## DotProduct
module DotProduct(  
  input         clock,  
  input  [7:0]  io_a_0,
  input  [7:0]  io_a_1,
  input  [7:0]  io_a_2,
  input  [7:0]  io_a_3,
  input  [7:0]  io_a_4,
  input  [7:0]  io_a_5,
  input  [7:0]  io_a_6,
  input  [7:0]  io_a_7,
  input  [7:0]  io_a_8,
  input  [7:0]  io_a_9,
  input  [7:0]  io_a_10,
  input  [7:0]  io_a_11,
  input  [7:0]  io_a_12,
  input  [7:0]  io_a_13,
  input  [7:0]  io_a_14,
  input  [7:0]  io_a_15,
  input  [7:0]  io_b_0,  
  input  [7:0]  io_b_1,  
  input  [7:0]  io_b_2,  
  input  [7:0]  io_b_3,  
  input  [7:0]  io_b_4,  
  input  [7:0]  io_b_5,  
  input  [7:0]  io_b_6,  
  input  [7:0]  io_b_7,  
  input  [7:0]  io_b_8,  
  input  [7:0]  io_b_9,  
  input  [7:0]  io_b_10,  
  input  [7:0]  io_b_11,  
  input  [7:0]  io_b_12,  
  input  [7:0]  io_b_13,  
  input  [7:0]  io_b_14,  
  input  [7:0]  io_b_15,  
  output [20:0] io_y  
);
For scale: about 9700 cells after synthesis, about 760 flip-flops, roughly 280 I/O pins, ~73000 sq um of cells after synthesis.
Settings: LEC_CHECK=0, ABC_AREA=1, CAP_MARGIN=5, CORE_MARGIN=2, CORE_UTILIZATION=58, GPL_TIMING_DRIVEN=1, PLACE_DENSITY_LB_ADDON=0.06, SLEW_MARGIN=40; clock period 3.48 ns.
run.sh (not shown) runs the stock make flow with config.mk's settings and CLKGATE_MAP_FILE=.
The first run finished but failed the layout checks on setup timing.
Change:
==> flow/config.mk (replaced) <==
export PLATFORM = sky130hd
export DESIGN_NAME = DotProduct
export DESIGN_NICKNAME = DotProduct
export VERILOG_FILES = /design/flow/design.v
export SDC_FILE = /design/flow/constraint.sdc
export NUM_CORES = 4
export LEC_CHECK = 0
export ABC_AREA = 1
export CAP_MARGIN = 20
export CORE_MARGIN = 2
export CORE_UTILIZATION = 65
export SLEW_MARGIN = 20
==> flow/constraint.sdc (replaced) <==
create_clock -name core_clock -period 1.34 [get_ports {clock}]
set_input_delay 0.2680 -clock core_clock [delete_from_list [all_inputs] [get_ports {clock}]]
set_output_delay 0.2680 -clock core_clock [all_outputs]
set_load 0.01 [all_outputs]
=> The new run completed, yet does not pass: setup timing. Final area rises by 5.1%. Hold slack loses 0.42 ns. Wire length rises by 59%. Setup slack loses 4.1 ns. Area after synthesis stays the same. Cell count rises by 3.3%.
Change:
--- a/flow/config.mk
+++ b/flow/config.mk
@@ -6,7 +6,7 @@
 export NUM_CORES = 4
 export LEC_CHECK = 0
-export ABC_AREA = 1
 export CAP_MARGIN = 20
 export CORE_MARGIN = 2
-export CORE_UTILIZATION = 65
+export CORE_UTILIZATION = 71
+export SETUP_SLACK_MARGIN = -0.26
 export SLEW_MARGIN = 20
==> flow/constraint.sdc (replaced) <==
create_clock -name core_clock -period 3.21 [get_ports {clock}]
set_input_delay 0.6420 -clock core_clock [delete_from_list [all_inputs] [get_ports {clock}]]
set_output_delay 0.6420 -clock core_clock [all_outputs]
set_load 0.01 [all_outputs]
The changed run reached the layout checks and failed them: setup timing. Die area is lower by about a fifth. Combinational power is lower by well over a third. Wire length is lower by about a fifth. Worst setup slack is better by 2.8 ns. Flip-flop count is unchanged. Hold slack is better by 0.37 ns.
Change:
--- a/flow/config.mk
+++ b/flow/config.mk
@@ -8,5 +8,5 @@
 export CAP_MARGIN = 20
 export CORE_MARGIN = 2
-export CORE_UTILIZATION = 71
-export SETUP_SLACK_MARGIN = -0.26
+export CORE_UTILIZATION = 69
+export MAX_ROUTING_LAYER = met4
 export SLEW_MARGIN = 20
==> flow/constraint.sdc (replaced) <==
create_clock -name core_clock -period 4.11 [get_ports {clock}]
set_input_delay 0.8220 -clock core_clock [delete_from_list [all_inputs] [get_ports {clock}]]
set_output_delay 0.8220 -clock core_clock [all_outputs]
set_load 0.01 [all_outputs]
Effect: The new run finished with setup timing left; area after synthesis is unchanged; routed wire length is lower by about 30%; design area shrinks by about 4.5%; global-route usage shrinks by 6.6 points; setup slack improves by 1.5 ns; first-iteration DRC count went down by about 55%; fmax rises by 13%.


Starting RTL as in the previous note.
Design DotProduct, start of the top module:
module DotProduct(  
  input         clock,  
  input  [7:0]  io_a_0,
  input  [7:0]  io_a_1,
  input  [7:0]  io_a_2,
  input  [7:0]  io_a_3,
  input  [7:0]  io_a_4,
  input  [7:0]  io_a_5,
  input  [7:0]  io_a_6,
  input  [7:0]  io_a_7,
  input  [7:0]  io_a_8,
  input  [7:0]  io_a_9,
  input  [7:0]  io_a_10,
  input  [7:0]  io_a_11,
  input  [7:0]  io_a_12,
  input  [7:0]  io_a_13,
  input  [7:0]  io_a_14,
  input  [7:0]  io_a_15,
  input  [7:0]  io_b_0,  
  input  [7:0]  io_b_1,  
  input  [7:0]  io_b_2,  
  input  [7:0]  io_b_3,  
  input  [7:0]  io_b_4,  
  input  [7:0]  io_b_5,  
  input  [7:0]  io_b_6,  
  input  [7:0]  io_b_7,  
  input  [7:0]  io_b_8,  
  input  [7:0]  io_b_9,  
  input  [7:0]  io_b_10,  
  input  [7:0]  io_b_11,  
  input  [7:0]  io_b_12,  
  input  [7:0]  io_b_13,  
  input  [7:0]  io_b_14,  
  input  [7:0]  io_b_15,  
  output [20:0] io_y  
);
Settings: LEC_CHECK=0, ABC_AREA=1, CAP_MARGIN=20, CORE_ASPECT_RATIO=0.5, CORE_MARGIN=2, CORE_UTILIZATION=72, CTS_CLUSTER_DIAMETER=261, CTS_CLUSTER_SIZE=99, HOLD_SLACK_MARGIN=0.29, PLACE_DENSITY=0.39, SLEW_MARGIN=20, TNS_END_PERCENT=5; clock period 1.25 ns.
The starting point died in 5_1_grt with GRT-0232.
Rerun with:
==> flow/config.mk (replaced) <==
export PLATFORM = sky130hd
export DESIGN_NAME = DotProduct
export DESIGN_NICKNAME = DotProduct
export VERILOG_FILES = /design/flow/design.v
export SDC_FILE = /design/flow/constraint.sdc
export NUM_CORES = 4
export LEC_CHECK = 0
export CAP_MARGIN = 20
export CORE_MARGIN = 2
export CORE_UTILIZATION = 21
export SLEW_MARGIN = 20
==> flow/constraint.sdc (replaced) <==
create_clock -name core_clock -period 4.77 [get_ports {clock}]
set_input_delay 0.9540 -clock core_clock [delete_from_list [all_inputs] [get_ports {clock}]]
set_output_delay 0.9540 -clock core_clock [all_outputs]
set_load 0.01 [all_outputs]
With this change the flow finished with timing, DRC and antenna clean.
Die area increases to 3.1 times its value.
Area after synthesis decreases by about 9%.
Synthesized cell count decreases by about 30%.
Rerun with:
--- a/flow/config.mk
+++ b/flow/config.mk
@@ -9,3 +9,4 @@
 export CORE_MARGIN = 2
-export CORE_UTILIZATION = 21
+export CORE_UTILIZATION = 40
+export SETUP_SLACK_MARGIN = -0.27
 export SLEW_MARGIN = 20
=>
- Now the flow ran to the end with violations: setup timing
- total power went down by 2.7%
- core utilization goes up by 21 points
- combinational power came out lower by about 1%
- die area came out lower by 47%
- cell count drops by 17%
- setup slack degrades by 0.49 ns
Rerun with:
--- a/flow/config.mk
+++ b/flow/config.mk
@@ -9,4 +9,5 @@
 export CORE_MARGIN = 2
-export CORE_UTILIZATION = 40
-export SETUP_SLACK_MARGIN = -0.27
+export CORE_UTILIZATION = 71
+export PLACE_DENSITY_LB_ADDON = 0.2
+export SETUP_SLACK_MARGIN = 0.63
 export SLEW_MARGIN = 20
==> flow/constraint.sdc (replaced) <==
create_clock -name core_clock -period 4.61 [get_ports {clock}]
set_input_delay 0.9220 -clock core_clock [delete_from_list [all_inputs] [get_ports {clock}]]
set_output_delay 0.9220 -clock core_clock [all_outputs]
set_load 0.01 [all_outputs]
The new run went through all stages and came out clean.
Global-route usage is higher by 14 points.
Design area is higher by about 4.4%.
Power is higher by about 16%.
Sequential share of layout area is about the same.


Starting RTL as in the previous note.
// DotProduct
module DotProduct(  
  input         clock,  
  input  [7:0]  io_a_0,
  input  [7:0]  io_a_1,
  input  [7:0]  io_a_2,
  input  [7:0]  io_a_3,
  input  [7:0]  io_a_4,
  input  [7:0]  io_a_5,
  input  [7:0]  io_a_6,
  input  [7:0]  io_a_7,
  input  [7:0]  io_a_8,
  input  [7:0]  io_a_9,
  input  [7:0]  io_a_10,
  input  [7:0]  io_a_11,
  input  [7:0]  io_a_12,
  input  [7:0]  io_a_13,
  input  [7:0]  io_a_14,
  input  [7:0]  io_a_15,
  input  [7:0]  io_b_0,  
  input  [7:0]  io_b_1,  
  input  [7:0]  io_b_2,  
  input  [7:0]  io_b_3,  
  input  [7:0]  io_b_4,  
  input  [7:0]  io_b_5,  
  input  [7:0]  io_b_6,  
  input  [7:0]  io_b_7,  
  input  [7:0]  io_b_8,  
  input  [7:0]  io_b_9,  
  input  [7:0]  io_b_10,  
  input  [7:0]  io_b_11,  
  input  [7:0]  io_b_12,  
  input  [7:0]  io_b_13,  
  input  [7:0]  io_b_14,  
  input  [7:0]  io_b_15,  
  output [20:0] io_y  
);
Settings: LEC_CHECK=0, CAP_MARGIN=30, CORE_MARGIN=2, CORE_UTILIZATION=72, CTS_CLUSTER_DIAMETER=101, GPL_TIMING_DRIVEN=1, MAX_ROUTING_LAYER=met4, PLACE_DENSITY=0.4, SLEW_MARGIN=40; clock period 3.77 ns.
The first run finished but fails on negative setup slack.
Rerun with:
--- a/flow/config.mk
+++ b/flow/config.mk
@@ -11,2 +11 @@
-export CTS_CLUSTER_DIAMETER = 101
-export GPL_TIMING_DRIVEN = 1
+export CTS_CLUSTER_DIAMETER = 270
@@ -14,2 +13 @@
-export PLACE_DENSITY = 0.4
-export SLEW_MARGIN = 40
+export SLEW_MARGIN = 20
==> flow/constraint.sdc (replaced) <==
create_clock -name core_clock -period 4.11 [get_ports {clock}]
set_input_delay 0.8220 -clock core_clock [delete_from_list [all_inputs] [get_ports {clock}]]
set_output_delay 0.8220 -clock core_clock [all_outputs]
set_load 0.01 [all_outputs]
=>
- The new run finished with negative setup slack left
- sequential power went down by roughly a tenth
- routed wire length went down by about a fifth
- design area goes down by a few percent
- sequential share of layout area came out higher by 0.25 points
- setup slack improves by 500 ps
Rerun with:
--- a/flow/config.mk
+++ b/flow/config.mk
@@ -11 +10,0 @@
-export CTS_CLUSTER_DIAMETER = 270
==> flow/constraint.sdc (replaced) <==
create_clock -name core_clock -period 3.79 [get_ports {clock}]
set_input_delay 0.7580 -clock core_clock [delete_from_list [all_inputs] [get_ports {clock}]]
set_output_delay 0.7580 -clock core_clock [all_outputs]
set_load 0.01 [all_outputs]
The changed run finished but failed the layout checks on negative setup slack.
Sequential power climbs by about 10%.
Flip-flop count is unchanged.
Clock skew drops by 4.3 ps.
Fmax drops by 0.88%.
Count of clock-buffer cells in the layout climbs by 3.
Setup slack is worse by 360 ps.
Total power climbs by about 16%.
First-iteration DRC count climbs by about 30%.
Register-to-register slack is worse by 360 ps.
Area after synthesis is unchanged.


DotProduct again, from the RTL that the note above started with.
// DotProduct
module DotProduct(  
  input         clock,  
  input  [7:0]  io_a_0,
  input  [7:0]  io_a_1,
  input  [7:0]  io_a_2,
  input  [7:0]  io_a_3,
  input  [7:0]  io_a_4,
  input  [7:0]  io_a_5,
  input  [7:0]  io_a_6,
  input  [7:0]  io_a_7,
  input  [7:0]  io_a_8,
  input  [7:0]  io_a_9,
  input  [7:0]  io_a_10,
  input  [7:0]  io_a_11,
  input  [7:0]  io_a_12,
  input  [7:0]  io_a_13,
  input  [7:0]  io_a_14,
  input  [7:0]  io_a_15,
  input  [7:0]  io_b_0,  
  input  [7:0]  io_b_1,  
  input  [7:0]  io_b_2,  
  input  [7:0]  io_b_3,  
  input  [7:0]  io_b_4,  
  input  [7:0]  io_b_5,  
  input  [7:0]  io_b_6,  
  input  [7:0]  io_b_7,  
  input  [7:0]  io_b_8,  
  input  [7:0]  io_b_9,  
  input  [7:0]  io_b_10,  
  input  [7:0]  io_b_11,  
  input  [7:0]  io_b_12,  
  input  [7:0]  io_b_13,  
  input  [7:0]  io_b_14,  
  input  [7:0]  io_b_15,  
  output [20:0] io_y  
);
make LEC_CHECK=0 CAP_MARGIN=5 CORE_MARGIN=2 CORE_UTILIZATION=72 GPL_TIMING_DRIVEN=1 HOLD_SLACK_MARGIN=-0.1 MAX_ROUTING_LAYER=met4 PLACE_DENSITY=0.64 SLEW_MARGIN=40 TNS_END_PERCENT=80 finish   # period 3.77 ns
The starting point ran to the end with violations: setup timing.
==> next run, changes <==
--- a/flow/config.mk
+++ b/flow/config.mk
@@ -8 +8 @@
-export CAP_MARGIN = 5
+export CAP_MARGIN = 30
@@ -11,2 +11 @@
-export GPL_TIMING_DRIVEN = 1
-export HOLD_SLACK_MARGIN = -0.1
+export CTS_CLUSTER_DIAMETER = 29
@@ -14,3 +13 @@
-export PLACE_DENSITY = 0.64
-export SLEW_MARGIN = 40
-export TNS_END_PERCENT = 80
+export SLEW_MARGIN = 20
==> flow/constraint.sdc (replaced) <==
create_clock -name core_clock -period 3.79 [get_ports {clock}]
set_input_delay 0.7580 -clock core_clock [delete_from_list [all_inputs] [get_ports {clock}]]
set_output_delay 0.7580 -clock core_clock [all_outputs]
set_load 0.01 [all_outputs]
Effect:
- This time the run aborted during global routing (5_1_grt)
- synthesized cell count stays the same
- die area is unchanged
- area after synthesis is unchanged
==> next run, changes <==
--- a/flow/config.mk
+++ b/flow/config.mk
@@ -11 +11,2 @@
-export CTS_CLUSTER_DIAMETER = 29
+export CTS_CLUSTER_DIAMETER = 30
+export HOLD_SLACK_MARGIN = 0.06
Outcome:
- The changed run ended with an error in global routing (5_1_grt) on ODB-0269
- synthesized cell count is unchanged
- die size is unchanged
- area after synthesis does not change
==> next run, changes <==
--- a/flow/config.mk
+++ b/flow/config.mk
@@ -11,2 +11 @@
-export CTS_CLUSTER_DIAMETER = 30
-export HOLD_SLACK_MARGIN = 0.06
+export CTS_CLUSTER_DIAMETER = 361
- Now the flow reached the layout checks and failed them: setup timing
- die size stays the same
- synthesized cell count is unchanged
- synthesized area stays the same


DotProduct again, from the RTL that the note above started with.
## DotProduct
module DotProduct(  
  input         clock,  
  input  [7:0]  io_a_0,
  input  [7:0]  io_a_1,
  input  [7:0]  io_a_2,
  input  [7:0]  io_a_3,
  input  [7:0]  io_a_4,
  input  [7:0]  io_a_5,
  input  [7:0]  io_a_6,
  input  [7:0]  io_a_7,
  input  [7:0]  io_a_8,
  input  [7:0]  io_a_9,
  input  [7:0]  io_a_10,
  input  [7:0]  io_a_11,
  input  [7:0]  io_a_12,
  input  [7:0]  io_a_13,
  input  [7:0]  io_a_14,
  input  [7:0]  io_a_15,
  input  [7:0]  io_b_0,  
  input  [7:0]  io_b_1,  
  input  [7:0]  io_b_2,  
  input  [7:0]  io_b_3,  
  input  [7:0]  io_b_4,  
  input  [7:0]  io_b_5,  
  input  [7:0]  io_b_6,  
  input  [7:0]  io_b_7,  
  input  [7:0]  io_b_8,  
  input  [7:0]  io_b_9,  
  input  [7:0]  io_b_10,  
  input  [7:0]  io_b_11,  
  input  [7:0]  io_b_12,  
  input  [7:0]  io_b_13,  
  input  [7:0]  io_b_14,  
  input  [7:0]  io_b_15,  
  output [20:0] io_y  
);
  wire  m_0_clock;  
  wire [7:0] m_0_io_a;  
  wire [7:0] m_0_io_b;  
  wire [15:0] m_0_io_c;  
  wire [16:0] m_0_io_y;  
  wire  m_1_clock;  
  wire [7:0] m_1_io_a;  
  wire [7:0] m_1_io_b;  
  wire [15:0] m_1_io_c;  
  wire [16:0] m_1_io_y;  
  wire  m_2_clock;  
  wire [7:0] m_2_io_a;  
  wire [7:0] m_2_io_b;  
  wire [15:0] m_2_io_c;  
  wire [16:0] m_2_io_y;  
  wire  m_3_clock;  
  wire [7:0] m_3_io_a;  
  wire [7:0] m_3_io_b;  
  wire [15:0] m_3_io_c;  
  wire [16:0] m_3_io_y;  
  wire  m_4_clock;  
  wire [7:0] m_4_io_a;  
  wire [7:0] m_4_io_b;  
  wire [15:0] m_4_io_c;  
  wire [16:0] m_4_io_y;  
  wire  m_5_clock;  
  wire [7:0] m_5_io_a;  
  wire [7:0] m_5_io_b;  
  wire [15:0] m_5_io_c;  
  wire [16:0] m_5_io_y;  
  wire  m_6_clock;  
  wire [7:0] m_6_io_a;  
  wire [7:0] m_6_io_b;  
  wire [15:0] m_6_io_c;  
  wire [16:0] m_6_io_y;  
  wire  m_7_clock;  
  wire [7:0] m_7_io_a;  
  wire [7:0] m_7_io_b;  
  wire [15:0] m_7_io_c;  
  wire [16:0] m_7_io_y;  
  wire  m_8_clock;  
  wire [7:0] m_8_io_a;  
  wire [7:0] m_8_io_b;  
  wire [15:0] m_8_io_c;  
  wire [16:0] m_8_io_y;  
  wire  m_9_clock;  
  wire [7:0] m_9_io_a;  
  wire [7:0] m_9_io_b;  
  wire [15:0] m_9_io_c;  
  wire [16:0] m_9_io_y;  
  wire  m_10_clock;  
  wire [7:0] m_10_io_a;  
  wire [7:0] m_10_io_b;  
  wire [15:0] m_10_io_c;  
  wire [16:0] m_10_io_y;  
  wire  m_11_clock;  
  wire [7:0] m_11_io_a;  
  ...
clock: 5.0 ns
lec_check: 0
cap_margin: 20
core_margin: 2
core_utilization: 40
min_routing_layer: met2
slew_margin: 40
The baseline completed without violations.
Then changed:
Settings changed: MIN_ROUTING_LAYER met2 to default, SLEW_MARGIN 40 to 20.
Clock period 5.0 ns to 4.77 ns, I/O delays scaled along.
=>
- design area goes up by about 0.36%
- setup slack gets better by 26 ps
- routed wire length went down by about 6%
- die area does not change
Then changed:
Settings changed: CORE_UTILIZATION 40 to 72, CTS_CLUSTER_DIAMETER from default to 400.
Clock period 4.77 ns to 3.86 ns, I/O delays scaled along.
Outcome: The changed run finished but failed the layout checks on negative setup slack. Die size went down by about 44%. Combinational power rises by about 80%. Final cell count is lower by about 2.6%. Wire length came out higher by about 50%. Power goes up by 59%. Hold slack improved by 5.7 ps. Cell area rose by about 12%.
Then changed:
Settings changed: CORE_UTILIZATION 72 to 40, CTS_CLUSTER_DIAMETER 400 to default.
Clock period 3.86 ns to 5.0 ns, I/O delays scaled along.
Now the flow completed without violations.
Flip-flop count does not change.
Power shrinks by 40%.
Setup slack gains 850 ps.
Via count decreases by 20%.
Power and IR drop assume default switching activity.
